Setup of run 1:
==> flow/design.v <==
module debounc_1 (
	clk,
	n_rst,
	din,
	dout
);
parameter T_20MS = 15'd20_000;  
input clk;
input n_rst;
input din;
output dout;
reg [14:0] cnt;
wire cnt_restart;
reg din_d1;
always @(posedge clk or negedge n_rst)
	if(!n_rst) begin
		din_d1 <= 1'b0;
	end
	else begin
		din_d1 <= din;
	end
assign cnt_restart = (din != din_d1)? 1'b1 : 1'b0;
always @(posedge clk or negedge n_rst)
	if(!n_rst) begin
		cnt <= 15'h0000;
	end
	else begin
		cnt <= (cnt_restart == 1'b1)? T_20MS :
			   (cnt > 15'h0000)? cnt - 15'h0001 : cnt;
	end
reg dout_rdy;
always @(posedge clk or negedge n_rst)
	if(!n_rst) begin
		dout_rdy <= 1'b0;
	end
	else begin
		dout_rdy <= ((cnt == 15'h0000) && (cnt_restart == 1'b0))? din : dout_rdy;
	end	
assign dout = dout_rdy;
endmodule
module debounc_2 (
	clk,
	n_rst,
	din,
	dout
);
parameter T_20MS = 15'd20_000;  
input clk;
input n_rst;
input din;
output dout;
reg [14:0] cnt;
wire cnt_restart;
reg din_d1;
always @(posedge clk or negedge n_rst)
	if(!n_rst) begin
		din_d1 <= 1'b0;
	end
	else begin
		din_d1 <= din;
	end
assign cnt_restart = (din != din_d1)? 1'b1 : 1'b0;
always @(posedge clk or negedge n_rst)
	if(!n_rst) begin
		cnt <= 15'h0000;
	end
	else begin
		 cnt <= ((cnt_restart == 1'b1) && (cnt == 15'h0000))? T_20MS :
            (cnt > 15'h0000)? cnt - 15'h0001 : cnt;
	end
reg dout_rdy;
always @(posedge clk or negedge n_rst)
   if(!n_rst) begin
      dout_rdy <= 1'b0;
   end
   else begin
      dout_rdy <= (cnt == T_20MS)? din_d1 : dout_rdy;
   end   assign dout = dout_rdy;
endmodule
module debounc_3 (
	clk,
	n_rst,
	din,
	dout
);
parameter T_20MS = 15'd20_000;  
input clk;
input n_rst;
input din;
output dout;
reg [14:0] cnt;
wire cnt_restart;
reg din_d1;
always @(posedge clk or negedge n_rst)
	if(!n_rst) begin
		din_d1 <= 1'b0;
	end
	else begin
		din_d1 <= din;
	end
assign cnt_restart = (din != din_d1)? 1'b1 : 1'b0;
always @(posedge clk or negedge n_rst)
	if(!n_rst) begin
		cnt <= 15'h0000;
	end
	else begin
		 cnt <= ((cnt_restart == 1'b1) && (cnt == 15'h0000))? T_20MS :
            (cnt > 15'h0000)? cnt - 15'h0001 : cnt;
	end
reg dout_rdy;
always @(posedge clk or negedge n_rst)
	if(!n_rst) begin
		dout_rdy <= 1'b0;
	end
	else begin
		dout_rdy <= ((cnt == 15'h0000) && (cnt_restart == 1'b0))? din : dout_rdy;
	end	
assign dout = dout_rdy;
endmodule
module edge_det_p(
    clk,
    n_rst,
    b0,
    b0_on
);
input clk;
input n_rst;
input b0;
output b0_on;
reg b0_d1;
reg b0_d2;
wire b0_on;
always @(posedge clk or negedge n_rst)  
if(!n_rst) begin
    b0_d1 <= 1'b0;
    b0_d2 <= 1'b0;
end
else begin
    b0_d1 <= b0;
    b0_d2 <= b0_d1;
end
assign b0_on = (b0_d1 && !b0_d2) ? 1'b1 : 1'b0;  
endmodule
module led(
  clk,
  n_rst,
  din,
  dout
  );
input clk;
input n_rst;
input din;
output reg dout;
parameter T_1S = 20'd1_000_000; 
reg [19:0] counter; 
reg din_prev; 
always @(posedge clk or negedge n_rst) begin
  if (!n_rst) begin
    counter <= 0;
    dout <= 0;
    din_prev <= 0;
  end 
  else begin
    if (din != din_prev) begin
      counter <= 0;  
      dout <= 1;  
    end 
    else if (counter >= T_1S) begin
      dout <= 0;
      counter <= counter;  
    end 
    else begin
      counter <= counter + 1;  
    end
    din_prev <= din;  
  end
end
endmodule
module doorlock_hdl(
  clk,
  n_rst,
  bt,
  btstar,
  led
);
input clk;
input n_rst;
input [9:0] bt;
input btstar;
output led;
parameter S_IDLE = 3'h0;
parameter S_FIRST = 3'h1;
parameter S_SEC = 3'h2;
parameter S_LAST = 3'h3;
parameter S_OPEN = 3'h4;
parameter S_FAKE = 3'h5;
wire bt_any;
reg [2:0] c_state, n_state;
always @(posedge clk or negedge n_rst)
  if(!n_rst) begin
    c_state <= S_IDLE;
  end
  else begin
    c_state <= n_state;
  end
assign bt_any = (bt == 10'h000)? 1'b0 : 1'b1;
always @(c_state or bt or btstar or bt_any)
  case (c_state)
    S_IDLE : begin
      n_state = (bt[1] == 1'b1)? S_FIRST : c_state;
    end
    S_FIRST : begin
      n_state = (bt[2] == 1'b1)? S_SEC : ((btstar == 1'b1) || (bt_any == 1'b1))? S_IDLE : c_state;
    end
    S_SEC : begin
      n_state = (bt[7] == 1'b1)? S_LAST : (btstar == 1'b1) ? S_IDLE : (bt_any == 1'b1) ? S_FAKE : c_state;
    end
    S_LAST : begin
      n_state = (btstar == 1'b1)? S_OPEN : (bt[7] == 1'b1) ? c_state : (bt_any == 1'b1)? S_FAKE : c_state;
    end
    S_OPEN : begin
      n_state = S_IDLE;
    end
    S_FAKE : begin
      n_state = (bt[7] == 1'b1) ? S_LAST : (btstar == 1'b1) ? S_IDLE : c_state;
    end
    default : begin
      n_state = S_IDLE;
    end
  endcase
assign led = (c_state == S_OPEN)? 1'b1 : 1'b0;
endmodule
module bd_if(
  clk,
  n_rst,
  bt_i,
  btstar_i,
  led_i,
  bt_o,
  btstar_o,
  led_o
  );
parameter T_1S = 20'd1_000_000;
parameter T_20MS = 15'd20_000;
input clk;
input n_rst;
input [9:0] bt_i;
input btstar_i;
input led_i;
output [9:0] bt_o;
output btstar_o;
output led_o;
wire [9:0] dwire;
debounc_1 #(.T_20MS(T_20MS)) u_debounc0(
  .clk(clk),
  .n_rst(n_rst),
  .din(bt_i[0]),
  .dout(dwire[0])
);
edge_det_p u_edgedet_p0 (
  .clk(clk),
  .n_rst(n_rst),
  .b0(dwire[0]),
  .b0_on(bt_o[0])
  );
debounc_1 #(.T_20MS(T_20MS)) u_debounc1(
  .clk(clk),
  .n_rst(n_rst),
  .din(bt_i[1]),
  .dout(dwire[1])
);
edge_det_p u_edgedet_p1 (
  .clk(clk),
  .n_rst(n_rst),
  .b0(dwire[1]),
  .b0_on(bt_o[1])
  );
debounc_2 #(.T_20MS(T_20MS)) u_debounc2(
  .clk(clk),
  .n_rst(n_rst),
  .din(bt_i[2]),
  .dout(dwire[2])
);
edge_det_p u_edgedet_p2 (
  .clk(clk),
  .n_rst(n_rst),
  .b0(dwire[2]),
  .b0_on(bt_o[2])
  );
debounc_2 #(.T_20MS(T_20MS)) u_debounc3(
  .clk(clk),
  .n_rst(n_rst),
  .din(bt_i[3]),
  .dout(dwire[3])
);
edge_det_p u_edgedet_p3 (
  .clk(clk),
  .n_rst(n_rst),
  .b0(dwire[3]),
  .b0_on(bt_o[3])
  );
debounc_2 #(.T_20MS(T_20MS)) u_debounc4(
  .clk(clk),
  .n_rst(n_rst),
  .din(bt_i[4]),
  .dout(dwire[4])
);
edge_det_p u_edgedet_p4 (
  .clk(clk),
  .n_rst(n_rst),
  .b0(dwire[4]),
  .b0_on(bt_o[4])
  );
debounc_2 #(.T_20MS(T_20MS)) u_debounc5(
  .clk(clk),
  .n_rst(n_rst),
  .din(bt_i[5]),
  .dout(dwire[5])
);
edge_det_p u_edgedet_p5 (
  .clk(clk),
  .n_rst(n_rst),
  .b0(dwire[5]),
  .b0_on(bt_o[5])
  );
debounc_3 #(.T_20MS(T_20MS)) u_debounc6(
  .clk(clk),
  .n_rst(n_rst),
  .din(bt_i[6]),
  .dout(dwire[6])
);
edge_det_p u_edgedet_p6 (
  .clk(clk),
  .n_rst(n_rst),
  .b0(dwire[6]),
  .b0_on(bt_o[6])
  );
debounc_3 #(.T_20MS(T_20MS)) u_debounc7(
  .clk(clk),
  .n_rst(n_rst),
  .din(bt_i[7]),
  .dout(dwire[7])
);
edge_det_p u_edgedet_p7(
  .clk(clk),
  .n_rst(n_rst),
  .b0(dwire[7]),
  .b0_on(bt_o[7])
  );
debounc_3 #(.T_20MS(T_20MS)) u_debounc8(
  .clk(clk),
  .n_rst(n_rst),
  .din(bt_i[8]),
  .dout(dwire[8])
);
edge_det_p u_edgedet_p8 (
  .clk(clk),
  .n_rst(n_rst),
  .b0(dwire[8]),
  .b0_on(bt_o[8])
  );
debounc_3 #(.T_20MS(T_20MS)) u_debounc9(
  .clk(clk),
  .n_rst(n_rst),
  .din(bt_i[9]),
  .dout(dwire[9])
);
edge_det_p u_edgedet_p9 (
  .clk(clk),
  .n_rst(n_rst),
  .b0(dwire[9]),
  .b0_on(bt_o[9])
  );
edge_det_p u_edgedet_pstar (
  .clk(clk),
  .n_rst(n_rst),
  .b0(~btstar_i),
  .b0_on(btstar_o)
  );
led #(.T_1S(T_1S)) u_led(
  .clk(clk),
  .n_rst(n_rst),
  .din(led_i),
  .dout(led_o)
);
endmodule
module top(
	clk,
	n_rst,
	bt,
	btstar,
	led
);
parameter T_1S = 20'd1_000_000;  
parameter T_20MS = 15'd20_000;  
input clk;
input n_rst;
input [9:0] bt;
input btstar;
output led;
wire [9:0] bt_w;
wire btstar_w;
wire led_w;
bd_if #(
	.T_1S(T_1S),
	.T_20MS(T_20MS)
) u_bd_if(
    .clk(clk),
    .n_rst(n_rst),
    .bt_i(bt),
    .btstar_i(btstar),
    .led_i(led_w),
    .bt_o(bt_w),
    .btstar_o(btstar_w),
    .led_o(led)
);
doorlock_hdl u_doorlock(
    .clk(clk),
    .n_rst(n_rst),
    .bt(bt_w),
    .btstar(btstar_w),
    .led(led_w)
);
endmodule
export LEC_CHECK = 0
export ABC_AREA = 1
export CAP_MARGIN = 20
export CORE_MARGIN = 2
export CORE_UTILIZATION = 70
export CTS_CLUSTER_DIAMETER = 235
export CTS_CLUSTER_SIZE = 22
export SLEW_MARGIN = 20
create_clock -name core_clock -period 1.97 [get_ports {clk}]
run.sh (not shown) runs the stock make flow with config.mk's settings and CLKGATE_MAP_FILE=.
[inputs] run 2 vs run 1
--- a/flow/config.mk
+++ b/flow/config.mk
@@ -7,8 +7,11 @@
 export LEC_CHECK = 0
-export ABC_AREA = 1
+export ABC_AREA = 0
 export CAP_MARGIN = 20
 export CORE_MARGIN = 2
-export CORE_UTILIZATION = 70
-export CTS_CLUSTER_DIAMETER = 235
+export CORE_UTILIZATION = 72
+export CTS_CLUSTER_DIAMETER = 229
 export CTS_CLUSTER_SIZE = 22
+export PLACE_DENSITY = 0.8
+export SETUP_SLACK_MARGIN = 0.48
 export SLEW_MARGIN = 20
+export TNS_END_PERCENT = 5
Notes after the runs:
- Run status, run 2: aborted in global routing (5_1_grt), error DPL-0038
- Looking at area fraction in full adders, half adders and majority gates, run 2 sits 0.25 points above run 1.
- Of run 2 and run 1, run 1 shows the lower setup fix buffers added after clock tree synthesis, with run 2 above it.
- Of the two candidates, run 1 has the worse area of the core and run 2 the better one.
- Diff run 1 -> run 2: number of instances in the synthesized netlist -about 35%; share of synthesized cell area in and-or and or-and compound cells shows an increase of 5.2 points.
- What run 1 reported for post-synthesis chip area from yosys has to be multiplied by 0.868 to get the figure for run 2.
- Area of the die went down by more than 10% going from run 1 to run 2.
- Comparing run 2 and run 1, the lower sequential share of the synthesized area was measured on run 1.
- Run 2 -> run 1: clock sink count delta 0, exact match
- The synthesized cell area number comes out higher for run 1 vs run 2.
[inputs] run 3 vs run 2
==> flow/config.mk <==
export PLATFORM = sky130hd
export DESIGN_NAME = top
export DESIGN_NICKNAME = top
export VERILOG_FILES = /design/flow/design.v
export SDC_FILE = /design/flow/constraint.sdc
export NUM_CORES = 4
export LEC_CHECK = 0
export CAP_MARGIN = 20
export CORE_MARGIN = 2
export CORE_UTILIZATION = 40
export SLEW_MARGIN = 20
==> flow/constraint.sdc <==
create_clock -name core_clock -period 3.44 [get_ports {clk}]
set_input_delay 0.6880 -clock core_clock [delete_from_list [all_inputs] [get_ports {clk}]]
set_output_delay 0.6880 -clock core_clock [all_outputs]
set_load 0.01 [all_outputs]
==> comparison <==
Run 3: full flow OK, the timing, design-rule and antenna checks passed
Sort run 2 and run 3 by post-cts hold buffer count, ascending, and run 3 comes first.
Summary: with run 2 as the reference, vertical die dimension in run 3 moved up by more than a quarter.
Row number of cells in the design after placement: run 3 higher / run 2 lower
Compared with run 2, in run 3 post-DP HPWL now sits lower, buffer count from post-CTS setup fixing now sits lower, total number of placement rows now sits higher, die width now sits higher.
Run 3: initial standard-cell utilization of the core is 33 points lower than what run 2 reported.
Relative to run 2, area of the die has increased by about 80% in run 3.
> inputs changed (run 3 -> run 4)
--- a/flow/config.mk
+++ b/flow/config.mk
@@ -7,5 +7,10 @@
 export LEC_CHECK = 0
+export ABC_AREA = 0
 export CAP_MARGIN = 20
 export CORE_MARGIN = 2
-export CORE_UTILIZATION = 40
+export CORE_UTILIZATION = 72
+export CTS_CLUSTER_DIAMETER = 229
+export CTS_CLUSTER_SIZE = 22
+export PLACE_DENSITY = 0.65
+export SETUP_SLACK_MARGIN = 0.48
 export SLEW_MARGIN = 20
==> flow/constraint.sdc <==
create_clock -name core_clock -period 1.97 [get_ports {clk}]
set_input_delay 0.3940 -clock core_clock [delete_from_list [all_inputs] [get_ports {clk}]]
set_output_delay 0.3940 -clock core_clock [all_outputs]
set_load 0.01 [all_outputs]
## What came out
Run 4: it failed with a tool error in clock tree synthesis (4_1_cts), so there are no final results. Run 3 → run 4: number of cells in the design after placement now smaller; post-placement worst setup slack dropped 1.02 ns; async set-or-reset flop fraction in the synthesized netlist stayed essentially flat. Diff run 3 -> run 4 | placeable core region | decrease of 45%. NOTE cell row count run 3->run 4 decreased by more than a quarter. Placed wire-length estimate after detailed placement, run 4 and run 3: higher on run 4. Measured against run 4, the horizontal extent of the die of run 3 comes out at 1.3 times the reference value. Initial core utilization in run 4 vs run 3: up 33 points.
Modified inputs, run 5 compared to run 4
--- a/flow/config.mk
+++ b/flow/config.mk
@@ -11,3 +11,3 @@
 export CORE_UTILIZATION = 72
-export CTS_CLUSTER_DIAMETER = 229
+export CTS_CLUSTER_DIAMETER = 235
 export CTS_CLUSTER_SIZE = 22
@@ -16 +16,2 @@
 export SLEW_MARGIN = 20
+export TNS_END_PERCENT = 5
[summary]
- Run 5 did not run to completion, as it errored out during global routing (5_1_grt).
- Comparing run 4 against run 5, there is no change at all in number of instances in the synthesized netlist.
- Comparing run 4 against run 5, there is no change at all in summed standard-cell area reported by yosys.
- Post-placement worst setup slack: run 5 worse than run 4
- Per the comparison of run 5 with run 4, count of placed standard cells including taps rose 14; half-perimeter wire length of the detailed placement result fell 1.2 mm; placement-stage cell area fell 4.7%; area after synthesis about even.
